Setup of run a:
==> flow/design.v (excerpt) <==
module axi_gpio_expanded
#(
    parameter C_ALL_INPUTS        = 0,             
    parameter C_ALL_OUTPUTS       = 0,             
    parameter C_GPIO_WIDTH        = 32,            
    parameter C_DOUT_DEFAULT      = 32'h00000000,  
    parameter C_TRI_DEFAULT       = 32'hFFFFFFFF,  
    parameter C_IS_DUAL           = 1,             
    parameter C_ALL_INPUTS_2      = 0,             
    parameter C_ALL_OUTPUTS_2     = 0,             
    parameter C_GPIO2_WIDTH       = 32,            
    parameter C_DOUT_DEFAULT_2    = 32'h00000000,  
    parameter C_TRI_DEFAULT_2     = 32'hFFFFFFFF,  
    parameter C_INTERRUPT_PRESENT = 1              
)
(
    input logic ACLK,     
    input logic ARESETn,  
    input  logic              [8:2] AWADDR,    
    input  logic              [2:0] AWPROT,    
    input  logic                    AWVALID,   
    output logic                    AWREADY,   
    input  logic             [31:0] WDATA,   
    input  logic              [3:0] WSTRB,   
    input  logic                    WVALID,  
    output logic                    WREADY,  
    output logic              [1:0] BRESP,   
    output logic                    BVALID,  
    input  logic                    BREADY,  
    input  logic              [8:2] ARADDR,    
    input  logic              [2:0] ARPROT,    
    input  logic                    ARVALID,   
    output logic                    ARREADY,   
    output logic             [31:0] RDATA,   
    output logic              [1:0] RRESP,   
    output logic                    RVALID,  
    input  logic                    RREADY,  
    output logic ip2intc_irpt,                    
    input  logic  [C_GPIO_WIDTH-1:0] gpio_io_i,   
    output logic  [C_GPIO_WIDTH-1:0] gpio_io_o,   
    output logic  [C_GPIO_WIDTH-1:0] gpio_io_t,   
    input  logic [C_GPIO2_WIDTH-1:0] gpio2_io_i,  
    output logic [C_GPIO2_WIDTH-1:0] gpio2_io_o,  
    output logic [C_GPIO2_WIDTH-1:0] gpio2_io_t   
);
   axi_gpio #(.C_ALL_INPUTS(C_ALL_INPUTS),
              .C_ALL_OUTPUTS(C_ALL_OUTPUTS),
              .C_GPIO_WIDTH(C_GPIO_WIDTH),
              .C_DOUT_DEFAULT(C_DOUT_DEFAULT),
              .C_TRI_DEFAULT(C_TRI_DEFAULT),
              .C_IS_DUAL(C_IS_DUAL),
              .C_ALL_INPUTS_2(C_ALL_INPUTS_2),
              .C_ALL_OUTPUTS_2(C_ALL_OUTPUTS_2),
              .C_GPIO2_WIDTH(C_GPIO2_WIDTH),
  ...
Size in the first run: ~300 I/O pins.
Settings: LEC_CHECK=0, CAP_MARGIN=20, CORE_MARGIN=2, CORE_UTILIZATION=65, CTS_CLUSTER_SIZE=33, SLEW_MARGIN=20; clock period 1.69 ns.
run.sh (not shown) runs the stock make flow with config.mk's settings and CLKGATE_MAP_FILE=.
Run a did not finish: a tool error stopped it during 5_1_grt.
The following lists how run b was set up differently from run a:
# run a
export LEC_CHECK = 0
export CAP_MARGIN = 20
export CORE_MARGIN = 2
export CORE_UTILIZATION = 65
export CTS_CLUSTER_SIZE = 33
export SLEW_MARGIN = 20
create_clock -name core_clock -period 1.69 [get_ports {ACLK}]
# run b
export LEC_CHECK = 0
export CAP_MARGIN = 20
export CORE_MARGIN = 2
export CORE_UTILIZATION = 68
export CTS_CLUSTER_SIZE = 33
export HOLD_SLACK_MARGIN = 0.29
export SETUP_SLACK_MARGIN = -0.13
export SLEW_MARGIN = 20
create_clock -name core_clock -period 1.69 [get_ports {ACLK}]
--- outcome ---
What ended run a was a tool error in 5_1_grt; the run never finished.
The flow ended early for run b: it failed with a tool error in 4_1_cts.
Taking run a as the reference, in run b initial core utilization went up, routability-driven placement congestion ratio went down, post-detailed-placement cell area did not really move, detailed-placement wirelength estimate went up.
In terms of simple-gate portion of the synthesized area, run b and run a differ only marginally.
The die of run b is smaller than the one used in run a.

* * *

P:
Starting RTL as in the previous note.
export LEC_CHECK = 0
export CAP_MARGIN = 20
export CORE_MARGIN = 2
export CORE_UTILIZATION = 61
export SETUP_SLACK_MARGIN = -0.13
export SLEW_MARGIN = 20
create_clock -name core_clock -period 1.69 [get_ports {ACLK}]
P finished all stages; layout check result: FAIL, due to setup timing.
Inputs modified between P and Q:
Settings: removing SETUP_SLACK_MARGIN (formerly -0.13); changing CORE_UTILIZATION from 61 to 30; changing the clock period (ns, I/O delays scaled along) from 1.69 to 3.04.
==> comparison <==
Going from P to Q, power dropped 43%, clock skew saw a decrease, number of antenna violations at the first check in global routing lost 1, via count of the first global-routing pass shrank by 1058, design area lower.
Looking at capture point of the critical path, the gpio_io_t[16] result is from Q; the gpio.gpio_io_t[10] one comes from P.
Taking P as the reference, in Q total via count after detailed routing now smaller; first-pass GRT wire length went down 3.6%.
Q finished every step from synthesis to the final layout, and the layout passed the timing, DRC and antenna checks.
#### Input delta (R over Q)
Settings: CORE_UTILIZATION: 30 -> 63; the clock period (ns, I/O delays scaled along): 3.04 -> 6.61.
Findings:
Having completed the whole flow, R delivered a layout that passed the timing, DRC and antenna checks.
Relative to Q, the non-clock buffer count measured on R has decreased by a few percent.
A end point of the critical path of gpio.s_axi_RDATA[22] is what R shows, while gpio_io_t[16] belongs to Q.
R against Q: area added between synthesis and finish dropped 4.0 points, wire length of the first global-routing pass dropped about 3%.
input port to flip-flop as the category of the critical setup timing path was reported by R, and flip-flop to output pin by Q.
The switching part of the total power reported for R is smaller than that of Q by 0.88 points.
Average wire length per cell after detail routing (lower): Q
Comparing wire length for Q and R, the smaller number came from R.

* * *

axi_gpio_expanded again, from the RTL that the note above started with.
==> flow/design.v (excerpt) <==
module axi_gpio_expanded
#(
    parameter C_ALL_INPUTS        = 0,             
    parameter C_ALL_OUTPUTS       = 0,             
    parameter C_GPIO_WIDTH        = 32,            
    parameter C_DOUT_DEFAULT      = 32'h00000000,  
    parameter C_TRI_DEFAULT       = 32'hFFFFFFFF,  
    parameter C_IS_DUAL           = 1,             
    parameter C_ALL_INPUTS_2      = 0,             
    parameter C_ALL_OUTPUTS_2     = 0,             
    parameter C_GPIO2_WIDTH       = 32,            
    parameter C_DOUT_DEFAULT_2    = 32'h00000000,  
    parameter C_TRI_DEFAULT_2     = 32'hFFFFFFFF,  
    parameter C_INTERRUPT_PRESENT = 1              
)
(
    input logic ACLK,     
    input logic ARESETn,  
    input  logic              [8:2] AWADDR,    
    input  logic              [2:0] AWPROT,    
    input  logic                    AWVALID,   
    output logic                    AWREADY,   
    input  logic             [31:0] WDATA,   
    input  logic              [3:0] WSTRB,   
    input  logic                    WVALID,  
    output logic                    WREADY,  
    output logic              [1:0] BRESP,   
    output logic                    BVALID,  
    input  logic                    BREADY,  
    input  logic              [8:2] ARADDR,    
    input  logic              [2:0] ARPROT,    
    input  logic                    ARVALID,   
    output logic                    ARREADY,   
    output logic             [31:0] RDATA,   
    output logic              [1:0] RRESP,   
    output logic                    RVALID,  
    input  logic                    RREADY,  
    output logic ip2intc_irpt,                    
    input  logic  [C_GPIO_WIDTH-1:0] gpio_io_i,   
    output logic  [C_GPIO_WIDTH-1:0] gpio_io_o,   
    output logic  [C_GPIO_WIDTH-1:0] gpio_io_t,   
    input  logic [C_GPIO2_WIDTH-1:0] gpio2_io_i,  
    output logic [C_GPIO2_WIDTH-1:0] gpio2_io_o,  
    output logic [C_GPIO2_WIDTH-1:0] gpio2_io_t   
);
clock: 5.0 ns
lec_check: 0
cap_margin: 20
core_margin: 2
core_utilization: 40
gpl_routability_driven: 0
hold_slack_margin: 0.2
place_density_lb_addon: 0.17
slew_margin: 20
Next try:
CORE_UTILIZATION = 59   (was 40)
GPL_ROUTABILITY_DRIVEN = not set   (was 0)
HOLD_SLACK_MARGIN = not set   (was 0.2)
PLACE_DENSITY_LB_ADDON = not set   (was 0.17)
clock period = 3.29 ns   (was 5.0 ns; I/O delays follow)
After rerunning:
- The changed run completed without violations
- non-clock buffer count came out higher by 6
- routed wire length drops by about 4%
- worst setup slack degrades by 1300 ps
- via count rose by about 3.8%
Next try:
CTS_CLUSTER_SIZE = 38   (was not set)
HOLD_SLACK_MARGIN = 0.29   (was not set)
clock period = 1.69 ns   (was 3.29 ns; I/O delays follow)
Effect: Now the flow ran to the end with violations: negative setup slack; power rose by about 100%; critical path depth decreases by 2; via count grows by about 14%; non-clock buffer count is higher by 123; design area grows by 11%; clock skew rises by 4.0 ps; register-to-register slack is worse by 1300 ps; clock-buffer cell count went down by 5; worst hold slack got worse by 49 ps; core utilization rises by 8.6 points.
Next try:
CORE_UTILIZATION = 63   (was 59)
CTS_CLUSTER_SIZE = 33   (was 38)
SETUP_SLACK_MARGIN = -0.13   (was not set)
Result: With this change the flow did not get past global routing. Area after synthesis is unchanged. Die size is lower by 6.2%. Synthesized cell count stays the same.
Next try:
CORE_UTILIZATION = 11   (was 63)
CTS_CLUSTER_SIZE = not set   (was 33)
HOLD_SLACK_MARGIN = not set   (was 0.29)
SETUP_SLACK_MARGIN = not set   (was -0.13)
clock period = 6.61 ns   (was 1.69 ns; I/O delays follow)
Outcome: The changed run went through all stages and came out clean; area after synthesis does not change; die size climbs to 5.5 times its value; synthesized cell count is unchanged.
Next try:
CORE_UTILIZATION = 40   (was 11)
clock period = 3.04 ns   (was 6.61 ns; I/O delays follow)
Outcome:
- cell count fell by a quarter to a third
- sequential cell count stays the same
- non-clock buffer count rose by 1
- clock-buffer cell count rose by 9
- core utilization rose by 40 points
- worst setup slack gets worse by 2500 ps
- combinational power rose by well over a third

* * *

## the baseline
Starting RTL as in the previous note.
Settings: LEC_CHECK=0, ABC_AREA=1, CAP_MARGIN=20, CORE_MARGIN=2, CORE_UTILIZATION=23, CTS_CLUSTER_DIAMETER=263, CTS_CLUSTER_SIZE=19, GPL_ROUTABILITY_DRIVEN=0, HOLD_SLACK_MARGIN=0.2, MAX_ROUTING_LAYER=met4, MIN_ROUTING_LAYER=met2, PLACE_DENSITY_LB_ADDON=0.17, SETUP_SLACK_MARGIN=0.8, SLEW_MARGIN=30; clock period 4.06 ns.
The inputs of the candidate differ from those of the baseline as listed below.
- CTS_CLUSTER_SIZE now 62, was 19
- SLEW_MARGIN now 20, was 30
- MAX_ROUTING_LAYER no longer set, was met4
- HOLD_SLACK_MARGIN no longer set, was 0.2
- MIN_ROUTING_LAYER no longer set, was met2
- GPL_ROUTABILITY_DRIVEN no longer set, was 0
- SETUP_SLACK_MARGIN no longer set, was 0.8
- PLACE_DENSITY_LB_ADDON no longer set, was 0.17
- ABC_AREA no longer set, was 1
- CTS_CLUSTER_DIAMETER no longer set, was 263
- CORE_UTILIZATION now 66, was 23
- the clock period (ns, I/O delays scaled along) now 4.09, was 4.06
## What came out
- The baseline → the candidate: number of instances in the synthesized netlist down 24%, area share of and/or/nand/nor cells after synthesis rose by 3.7 points, wire length of the first global-routing pass went down, combinational share of power down 1.3 points, setup slack moved down.
- Compared to the baseline, the candidate has final cell utilization of the core 61 points higher.
Power figures rest on the tool's default switching activity, not on a simulated workload.
